==> inputs of cedar <==
==> flow/design.v <==
`timescale 1ns / 1ps
module receiver #(parameter clks_per_bit = 50)(
  input clk,
  input rst_n,
  input din,
  output reg [7:0] dout,
  output reg valid
    );
  reg [3:0] state;
  reg [13:0] counter1;
  reg [3:0] counter2;
  parameter IDLE = 3'b000;
  parameter START_BIT = 3'b001;
  parameter DATA_BIT = 3'b010;
  parameter STOP_BIT = 3'b011;
  always @(posedge clk) begin
  if(!rst_n) begin
    dout <= 0;
    valid <= 0;
    state <= 0;
    counter1 <= 0;
    counter2 <= 0;
  end
  else
  case(state)
  IDLE: begin
    counter1 <= 0;
    counter2 <= 0;
    valid <= 1'b0;
    if(din == 1'b0) begin
      state <= START_BIT;
    end
    else begin
      state <= IDLE;
    end  
  end
  START_BIT: begin
    if(counter1 < clks_per_bit/2) begin
      counter1 <= counter1+1;
      state <= START_BIT; 
    end
    else begin
      counter1 <= 0;
      state <= DATA_BIT;
    end
  end
  DATA_BIT: begin
    if(counter1 <= clks_per_bit)begin
      counter1 <= counter1+1;
      state <= DATA_BIT;
    end
    else begin
      counter1 <= 0;
      if(counter2 <= 4'b0111)begin
        dout[counter2] <= din;
        counter2 <= counter2+1;
      end
      else begin
        counter2 <= 0;
        state <= STOP_BIT;
      end
    end
  end
  STOP_BIT: begin
  if (din == 1'b1) begin
    if(counter1 <= clks_per_bit)begin
      valid <= 1'b0;
      counter1 <= counter1+1;
      state <= STOP_BIT;
    end
    else begin
      valid <= 1'b1;
      state <= IDLE;
    end
  end
  else begin
    state <= STOP_BIT;
  end
 end 
  endcase
  end  
endmodule
`timescale 1ns / 1ps
module transmitter #(parameter clks_per_bit = 50)(
  input clk,
  input rst_n,
  input valid,
  input [7:0] din,
  output reg dout,
  output reg done,
  output reg tx_busy,
  output reg valid_test
    );
  reg [3:0] state;
  reg [13:0] counter1;
  reg [3:0] counter2;
  reg [7:0] r_din;
  parameter IDLE = 3'b000;
  parameter START_BIT = 3'b001;
  parameter DATA_BIT = 3'b010;
  parameter STOP_BIT = 3'b011;
  always @(posedge clk) begin
    if(!rst_n) begin
      dout <= 0;
      done <= 0;
      tx_busy <= 0;
      valid_test <= 0;
      state <= 0;
      counter1 <= 0;
      counter2 <= 0;
      r_din <= 0;
    end
    else
    case (state)
    IDLE: begin
      counter2 <= 0;
      dout <= 1'b1;
      counter1 <= 0;
      done <= 0;
      valid_test = 0;
        if(valid) begin 
          state <= START_BIT;
          r_din <= din;
          tx_busy <= 1;
        end
        else begin
          state <= IDLE;
        end 
    end   
    START_BIT: begin
      if(counter1 <= clks_per_bit-1) begin
        counter1 <= counter1 + 1;
        state <= START_BIT;
      end
      else begin
        dout <= 1'b0;
        counter1 <= 0;
        state <= DATA_BIT;
      end
    end
    DATA_BIT: begin
      if(counter1 <= clks_per_bit-1) begin
        counter1 <= counter1 + 1;
        state <= DATA_BIT; 
      end 
      else begin
        counter1 <= 0;
        if(counter2 <= 4'b0111) begin
            dout <= r_din[counter2];
            counter2 <= counter2 + 1;
            state <= DATA_BIT;
          end 
          else begin
            counter2 <= 0;
            state <= STOP_BIT;
          end
      end        
    end    
    STOP_BIT: begin
      if(counter1 <= clks_per_bit-1) begin
        dout <= 1'b1;
        counter1 <= counter1 + 1;
        done <= 1'b0; 
        state <= STOP_BIT;
      end
      else begin
        counter1 <= 0;
        done <= 1'b1; 
        state <= IDLE;
        tx_busy <= 0;
      end
    end
    endcase  
  end  
endmodule
`timescale 1ns / 1ps
module connection_receiver_master(
  input clk,
  input rst_n,
  input valid_tx,
  input [7:0] dout,
  input pready,
  output reg [1:0] pselx_m,
  output reg [31:0] pwdata_m,
  output reg [31:0] paddr_m,
  output reg pwrite_m,
  output reg valid
    );
  reg [2:0] state;
  reg [2:0] count1;
  reg [2:0] count2;
  parameter IDLE = 3'b000;
  parameter SEL = 3'b001;
  parameter WR_EN = 3'b010;
  parameter DATA = 3'b011;
  parameter ADDR = 3'b100;
  parameter WAIT = 3'b101;
always @(posedge clk) begin
if(!rst_n) begin
  pselx_m <= 0;
  pwdata_m <= 0;
  paddr_m <= 0;
  pwrite_m <= 0;
  valid <= 0;
  state <= 0;
  count1 <= 0;
  count2 <= 0;
end
else
case(state)
IDLE: begin
  pselx_m <= 0;
  pwdata_m <= 0;
  paddr_m <= 0;
  pwrite_m <= 0;
  valid <= 0;
  count1 <= 0;
  count2 <= 0; 
  state <= SEL;           
end
SEL: begin
  if(valid_tx == 1'b1) begin
    pselx_m <= dout[1:0];
    state <= WR_EN;
  end
  else
    state <= SEL;
end
WR_EN: begin
  if(valid_tx == 1'b1)begin
    pwrite_m <= dout[0];
    state <= DATA; 
  end
  else
    state <= WR_EN;  
end
DATA: begin
  if(valid_tx == 1'b1) begin 
    if(count1 < 3)begin
      pwdata_m[32-(count1*8)-1 -:8] <= dout;
      count1 <= count1+1;
      state <= DATA;  
    end else begin
      pwdata_m[32-(count1*8)-1 -:8] <= dout;
      count1 <= 0;
      state <= ADDR;  
    end
  end
end
ADDR: begin
  if(valid_tx == 1'b1) begin
    if(count2 < 3)begin
      paddr_m[32-(count2*8)-1 -:8] <= dout;
      count2 <= count2+1; 
      state <= ADDR;
      valid <= 1'b0;
    end else begin
      paddr_m[32-(count2*8)-1 -:8] <= dout;
      count2 <= 0;
      valid <= 1'b1;
      state <= WAIT;      
    end
  end 
 end
WAIT: begin
    valid <= 0;
    if(pready) begin
      state <= IDLE;
    end
end 
endcase
end   
endmodule
`timescale 1ns / 1ps
module apb_master(
  input pclk,
  input prst_n,
  input pwrite_m,
  input [31:0] pwdata_m,
  input [31:0] paddr_m,
  input [1:0] pselx_m,
  input pready,  
  input valid,
  output pwrite_s,
  output [1:0] pselx_s,
  output reg penable,
  output [31:0] paddr_s,
  output [31:0] pwdata_s
    );
  reg [31:0] paddr_reg;
  reg pwrite_reg;
  reg [31:0] pwdata_reg;
  reg [1:0] pselx_reg;
  parameter IDLE = 2'b00;
  parameter SETUP = 2'b01;
  parameter ACCESS = 2'b10;
  reg [1:0] state;
always @(posedge pclk) begin
if(!prst_n) begin
  paddr_reg <= 0;
  pwrite_reg <= 0;
  pwdata_reg <= 0;
  pselx_reg <= 0;
  penable <= 0;
  state <= IDLE;
end
else
case(state)
IDLE: begin
  pselx_reg <= 0;
  penable <= 0;
    if(valid)begin
      state <= SETUP;
    end
    else
    state <= IDLE;
end
SETUP: begin
  pselx_reg <= pselx_m;
  penable <= 1'b0;
  state <= ACCESS;
end
ACCESS: begin
    penable <= 1'b1;
    if(pwrite_m == 1) begin   
      paddr_reg <= paddr_m;
      pwrite_reg <= pwrite_m;
      pwdata_reg <= pwdata_m;
    end
    if(pready) begin
     state <= IDLE;
     penable <= 1'b0;
    end
    else begin
      state <= ACCESS;
    end
end
endcase
end
  assign paddr_s = paddr_reg;
  assign pwrite_s = pwrite_reg;
  assign pwdata_s = pwdata_reg;
  assign pselx_s = pselx_reg;
endmodule
module demux_slave(
  input clk,
  input [1:0] sel,
  input [31:0] data,
  input [31:0] addr,
  output [65:0] psel_s1,
  output [65:0] psel_s2
);
assign psel_s1 = (sel == 2'b10)? {data, sel, addr} : 66'd0;
assign psel_s2 = (sel == 2'b01)? {data, sel, addr} : 66'd0;
endmodule
module mux_pready(
  input clk,
  input rst_n,
  input [1:0] sel,
  input pready_mas1,
  input pready_mas2,
  output reg pready
  );
  always @(posedge clk) begin
    if (!rst_n)
        pready <= 0;
    else if (sel == 2'b10)
        pready <= pready_mas1;
    else
        pready <= pready_mas2;
  end
  endmodule
module slave(
input penable,
input [31:0] pwdata_in,
input clk,
input rst_n,
input [1:0] psel,
input pready_tr_in,
input pwrite,
input [31:0] addr,
output reg [31:0] pwdata_out,
output reg valid_fsm,
output reg pready_out,
output reg [31:0] addr_out
);
reg [1:0] state;
  parameter IDLE = 2'b00;
  parameter NEXT = 2'b01;
  parameter WAIT_FOR_COMPLETION = 2'b10;
  parameter CLEANUP = 2'b11;
always @(posedge clk) begin
  if(!rst_n) begin
    pwdata_out <= 0;
    valid_fsm <= 0;
    pready_out <= 0;
    addr_out <= 0;
    state <= IDLE;
  end
  else
  case (state) 
  IDLE: begin
    pwdata_out <= 0;
    valid_fsm <= 0;
    pready_out <= 0;
    addr_out <= 0; 
      if(penable == 1'b1) begin
        state <= NEXT;
      end
   end   
  NEXT: begin   
          if(pwrite == 1'b1) begin
            pwdata_out <= pwdata_in;
            addr_out <= addr;
            valid_fsm <= 1'b1;
            pready_out <= 1'b1;  
            state <= WAIT_FOR_COMPLETION;
          end  
  end
  WAIT_FOR_COMPLETION: begin
        if (pready_out)
          state <= CLEANUP;  
  end
  CLEANUP: begin
     valid_fsm <= 1'b0;
     pready_out <= 0;
     state <= IDLE;
  end
  endcase
end    
endmodule
module connection_slave2_transmitter(
  input [31:0] data_in_s,
  input clk,
  input rst_n,
  input valid_fsm_s,
  input done,
  input tx_busy,
  input [31:0] addr_s,
  output reg valid,
  output reg [7:0] data_out,
  output reg pready_slave,
  output reg [31:0] addr_out
    );
   reg [3:0] counter;
   reg [1:0] state;
    always @(posedge clk) begin
      if(!rst_n) begin
        valid <= 0;
        data_out <= 0;
        pready_slave <= 0;
        addr_out <= 0;
        counter <= 0;
        state <= 0;
      end
      else
      case(state)
        0: begin
          valid <= 1'b0;
          pready_slave <= 1'b0;
          if(valid_fsm_s) begin
            state <= 1;
          end
          else begin
            state <= 0;
          end
        end
        1: begin
          addr_out <= addr_s;
          if(counter < 3) begin
            data_out <= data_in_s[32-(counter*8)-1 -:8];
            counter <= counter+1; 
            valid <= 1'b1;
            state <= 2;
          end
          else begin
            data_out <= data_in_s[32-(counter*8)-1 -:8];
            counter <= 0; 
            state <= 0;
          end
        end
        2: begin
          valid <= 1'b0;
          if(done) begin
            pready_slave <= 1'b1;
            state <= 1;
          end
          else begin
            state <= 2;
            pready_slave <= 1'b0;
          end
        end
       endcase      
    end
endmodule
`timescale 1ns / 1ps
module top(
  input clk,
  input rst_n,
  input din_rx,
  output dout_tx_s1,
  output dout_tx_s2,
  output [31:0] addr_tx_s1,
  output [31:0] addr_tx_s2
    );
  wire [7:0] dout_rx;
  wire valid_rx;
  wire [1:0] sel;
  wire [31:0] data;
  wire [31:0] addr_rx;
  wire en;
  wire valid_master;
  wire penable;
  wire pwrite_slave;
  wire pready_fsm;
  wire [1:0] psel_slave;
  wire pready_master;
  wire valid_slave;
  wire [31:0] addr_slave;
  wire test_valid;
  wire [31:0] din_tx;
  wire [31:0] data_fsm1;
  wire [31:0] data_fsm2;
  wire valid_fsm_s1;
  wire valid_fsm_s2;
  wire valid_tx;
  wire [7:0] data_tx;
  wire dout_tx_in;
  wire done;
  wire [31:0] addr_fsm1;
  wire [31:0] addr_fsm2;
  wire tx_busy;
  wire [65:0] psel_slave1;
  wire [65:0] psel_slave2;
  wire valid_tx2;
  wire [7:0] data_tx2;
  wire done2;
  wire tx_busy2;
  wire pready_fsm2;
  wire pready_fsm1;
  wire pready_fsm_mas;
  receiver dut0(
  .clk(clk),
  .rst_n(rst_n),
  .din(din_rx),
  .dout(dout_rx),
  .valid(valid_rx)
  );
  connection_receiver_master dut1(
  .clk(clk),
  .rst_n(rst_n),
  .valid_tx(valid_rx),
  .dout(dout_rx),
  .pselx_m(sel),
  .pwdata_m(data),
  .paddr_m(addr_rx),
  .pwrite_m(en),
  .pready(pready_fsm_mas),
  .valid(valid_master)
  );
  apb_master dut2(
  .pclk(clk),
  .prst_n(rst_n),
  .pwrite_m(en),
  .pwdata_m(data),
  .paddr_m(addr_rx),
  .pselx_m(sel),
  .pready(pready_fsm_mas),
  .valid(valid_master),
  .pwrite_s(pwrite_slave),
  .pselx_s(psel_slave),
  .penable(penable),
  .paddr_s(addr_slave),
  .pwdata_s(din_tx)
  );
  demux_slave dut3(
  .clk(clk),
  .sel(psel_slave),
  .data(din_tx),
  .addr(addr_slave),
  .psel_s1(psel_slave1),
  .psel_s2(psel_slave2)
  );
  mux_pready dut4(
  .clk(clk),
  .rst_n(rst_n),
  .sel(psel_slave),
  .pready(pready_fsm_mas),
  .pready_mas1(pready_fsm1),
  .pready_mas2(pready_fsm2)
  );
  slave dut5 (
  .penable(penable),
  .pwdata_in(psel_slave1[65:34]),
  .clk(clk),
  .rst_n(rst_n),
  .addr(psel_slave1[31:0]),
  .psel(psel_slave1[33:32]),
  .pready_tr_in(),
  .pwdata_out(data_fsm1),
  .valid_fsm(valid_fsm_s1),
  .pready_out(),
  .pwrite(pwrite_slave),
  .addr_out(addr_fsm1)
  );
  slave dut6 (
  .penable(penable),
  .pwdata_in(psel_slave2[65:34]),
  .clk(clk),
  .rst_n(rst_n),
  .addr(psel_slave2[31:0]),
  .psel(psel_slave2[33:32]),
  .pready_tr_in(),
  .pwdata_out(data_fsm2),
  .valid_fsm(valid_fsm_s2),
  .pready_out(),
  .pwrite(pwrite_slave),
  .addr_out(addr_fsm2)
  );
  connection_slave2_transmitter dut7(
  .data_in_s(data_fsm1),
  .clk(clk),
  .rst_n(rst_n),
  .addr_s(addr_fsm1),
  .valid_fsm_s(valid_fsm_s1),
  .valid(valid_tx),
  .data_out(data_tx),
  .done(done),
  .addr_out(addr_tx_s1),
  .tx_busy(tx_busy),
  .pready_slave(pready_fsm1)
    );
  connection_slave2_transmitter dut8(
  .data_in_s(data_fsm2),
  .clk(clk),
  .rst_n(rst_n),
  .addr_s(addr_fsm2),
  .valid_fsm_s(valid_fsm_s2),
  .valid(valid_tx2),
  .data_out(data_tx2),
  .done(done2),
  .addr_out(addr_tx_s2),
  .tx_busy(tx_busy2),
  .pready_slave(pready_fsm2)
    );    
  transmitter dut9(
  .clk(clk),
  .rst_n(rst_n),
  .valid(valid_tx),
  .din(data_tx),
  .dout(dout_tx_s1),
  .valid_test(),
  .tx_busy(tx_busy),
  .done(done)
  );
  transmitter dut10(
  .clk(clk),
  .rst_n(rst_n),
  .valid(valid_tx2),
  .din(data_tx2),
  .dout(dout_tx_s2),
  .valid_test(),
  .tx_busy(tx_busy2),
  .done(done2)
  );
endmodule
==> flow/run.sh <==
#!/bin/bash
# the make line also repeats each setting of config.mk as NAME=value (left out here)
make -C /OpenROAD-flow-scripts/flow DESIGN_CONFIG=/design/flow/config.mk WORK_HOME=/design/flow/orfs CLKGATE_MAP_FILE= finish
==> flow/config.mk <==
export PLATFORM = sky130hd
export DESIGN_NAME = top
export DESIGN_NICKNAME = top
export VERILOG_FILES = /design/flow/design.v
export SDC_FILE = /design/flow/constraint.sdc
export NUM_CORES = 4
export LEC_CHECK = 0
export ABC_AREA = 1
export CAP_MARGIN = 10
export CORE_MARGIN = 2
export CORE_UTILIZATION = 70
export CTS_CLUSTER_DIAMETER = 353
export SETUP_SLACK_MARGIN = -0.13
export SLEW_MARGIN = 20
==> flow/constraint.sdc <==
create_clock -name core_clock -period 2.27 [get_ports {clk}]
set_input_delay 0.4540 -clock core_clock [delete_from_list [all_inputs] [get_ports {clk}]]
set_output_delay 0.4540 -clock core_clock [all_outputs]
set_load 0.01 [all_outputs]
==> maple: changes against cedar <==
- ABC_AREA: 1 -> unset
- CAP_MARGIN: 10 -> 20
- CTS_CLUSTER_DIAMETER: 353 -> 392
- GPL_TIMING_DRIVEN: unset -> 1
- HOLD_SLACK_MARGIN: unset -> 0.14
- MAX_ROUTING_LAYER: unset -> met4
- MIN_ROUTING_LAYER: unset -> met2
- SETUP_SLACK_MARGIN: -0.13 -> -0.09
==> flow/constraint.sdc (replaced) <==
create_clock -name core_clock -period 1.19 [get_ports {clk}]
set_input_delay 0.2380 -clock core_clock [delete_from_list [all_inputs] [get_ports {clk}]]
set_output_delay 0.2380 -clock core_clock [all_outputs]
set_load 0.01 [all_outputs]
==> notes <==
- maple failed in global routing. cedar finished but failed the layout checks on negative setup slack.
- Against maple, the die size of cedar is larger by about 9%.
- Between cedar and maple, the lower synthesized cell count is in maple (gap 35%, measured against maple).
- Of cedar and maple, cedar has the higher area after synthesis (gap about 9%, measured against maple).
